== run A ==
Design udp_ipv4_tx, start of the top module:
module udp_ipv4_tx (
    input  wire             ap_clk,
    input  wire             ap_rst_n,
    input  wire  [31:0]     my_ip_addr,
    input  wire   [7:0]     ip_protocol,
    input  wire             s_axis_tx_meta_tvalid,
    output wire             s_axis_tx_meta_tready,
    input  wire [255:0]     s_axis_tx_meta_tdata,
    input  wire             s_axis_tx_data_tvalid,
    output wire             s_axis_tx_data_tready,
    input  wire  [63:0]     s_axis_tx_data_tdata,
    input  wire   [7:0]     s_axis_tx_data_tkeep,
    input  wire             s_axis_tx_data_tlast,
    output wire             m_axis_tx_data_tvalid,
    input  wire             m_axis_tx_data_tready,
    output wire   [63:0]    m_axis_tx_data_tdata,
    output wire    [7:0]    m_axis_tx_data_tkeep,
    output wire             m_axis_tx_data_tlast,
    output wire   [31:0]    datagrams_transmitted
);
==> flow/config.mk <==
export PLATFORM = sky130hd
export DESIGN_NAME = udp_ipv4_tx
export DESIGN_NICKNAME = udp_ipv4_tx
export VERILOG_FILES = /design/flow/design.v
export SDC_FILE = /design/flow/constraint.sdc
export NUM_CORES = 4
export LEC_CHECK = 0
export CAP_MARGIN = 20
export CELL_PAD_IN_SITES_DETAIL_PLACEMENT = 0
export CELL_PAD_IN_SITES_GLOBAL_PLACEMENT = 0
export CORE_ASPECT_RATIO = 1.24
export CORE_MARGIN = 2
export CORE_UTILIZATION = 68
export CTS_CLUSTER_DIAMETER = 292
export CTS_CLUSTER_SIZE = 19
export MAX_ROUTING_LAYER = met5
export MIN_ROUTING_LAYER = met1
export SLEW_MARGIN = 20
==> flow/constraint.sdc <==
create_clock -name core_clock -period 3.08 [get_ports {ap_clk}]
set_input_delay 0.6160 -clock core_clock [delete_from_list [all_inputs] [get_ports {ap_clk}]]
set_output_delay 0.6160 -clock core_clock [all_outputs]
set_load 0.01 [all_outputs]
run.sh (not shown) runs the stock make flow with config.mk's settings and CLKGATE_MAP_FILE=.
The final report for run A shows a completed flow and a layout that fails verification, specifically negative setup slack.
Modified inputs, run B compared to run A
- changing CORE_UTILIZATION from 68 to 69
- changing CTS_CLUSTER_SIZE from 19 to 17
- changing CORE_ASPECT_RATIO from 1.24 to 0.94
- setting ABC_AREA to 1 for the first time
- changing the clock period (ns, I/O delays scaled along) from 3.08 to 2.59
--- outcome ---
- Run B ran in full, but the layout does not pass; the checks complain about negative setup slack.
- When run B is measured against run A, its maximum number of pins on one net before global-route repair turns out 51 lower.
- Changes observed in run B relative to run A: sequential cell fraction of total power decreased 6.8 points; share of total power in the clock network decreased 1.7 points.
- [compare] base=run A new=run B: number of diodes rose by 8; power drawn by the sequential cells rose by about 22%; stage delay of the slowest cell on the critical path rose by 0.26 ns.
- Run B leaves less setup margin than run A.
- The higher highest clock rate came out of run A.
- Run A ended up with fewer cell instances than run B did.
--- input diff run B..run C ---
- a change of CORE_UTILIZATION from 69 to 72
- an added HOLD_SLACK_MARGIN of 0.3
- an added PLACE_DENSITY_LB_ADDON of 0.26
- a change of CORE_ASPECT_RATIO from 0.94 to 1.24
- a change of the clock period (ns, I/O delays scaled along) from 2.59 to 3.01
Results
Run C -> stages 100% | layout checks FAIL | negative setup slack
Run B has higher sum of net half-perimeters after detailed placement than run C.
Run C vs run B, capture point of the critical path: udp_tx_i.datagrams_transmitted[30] vs tx_ipv4_i.tx_ipv4_reg_slice.slice_i.r_keep[4]
Re count of cells along the worst register-to-register path: run B and run C aren't equal, and the lower value belongs to run C.
Setup WNS run B -> run C: better
Total design power, run B and run C: smaller value in run C
Initial core utilization in run C is 3.6 points higher than in run B
Combined global-route utilization of all metal layers was higher in the run labelled run B.
Looking at cell at the slowest stage of the critical path, the sky130_fd_sc_hd__edfxtp_1 result is from run C; the sky130_fd_sc_hd__a21oi_1 one comes from run B.
Compared to run B, run C leaves more free space in the core.
The higher sequential portion of the cell area of run B and run C is in run C.
Looking at source of the critical timing path, the tx_ipv4_i.hdr_cnt[0] result is from run B; the udp_tx_i.store_header[40] one comes from run C.
> inputs changed (run C -> run D)
- SETUP_SLACK_MARGIN: unset -> -0.09
- HOLD_SLACK_MARGIN: 0.3 -> unset
- CTS_CLUSTER_SIZE: 17 -> unset
- CORE_UTILIZATION: 72 -> 70
- the clock period (ns, I/O delays scaled along): 3.01 -> 1.82
Notes after the runs:
Flow for run D halted at 5_1_grt, error code DPL-0038. Diff run C -> run D: count of buffers added by post-CTS timing repair for setup went up, number of I/O port buffers held steady, cell count after placement saw an increase, total CTS buffers rose by 12.
Power figures rest on the tool's default switching activity, not on a simulated workload.
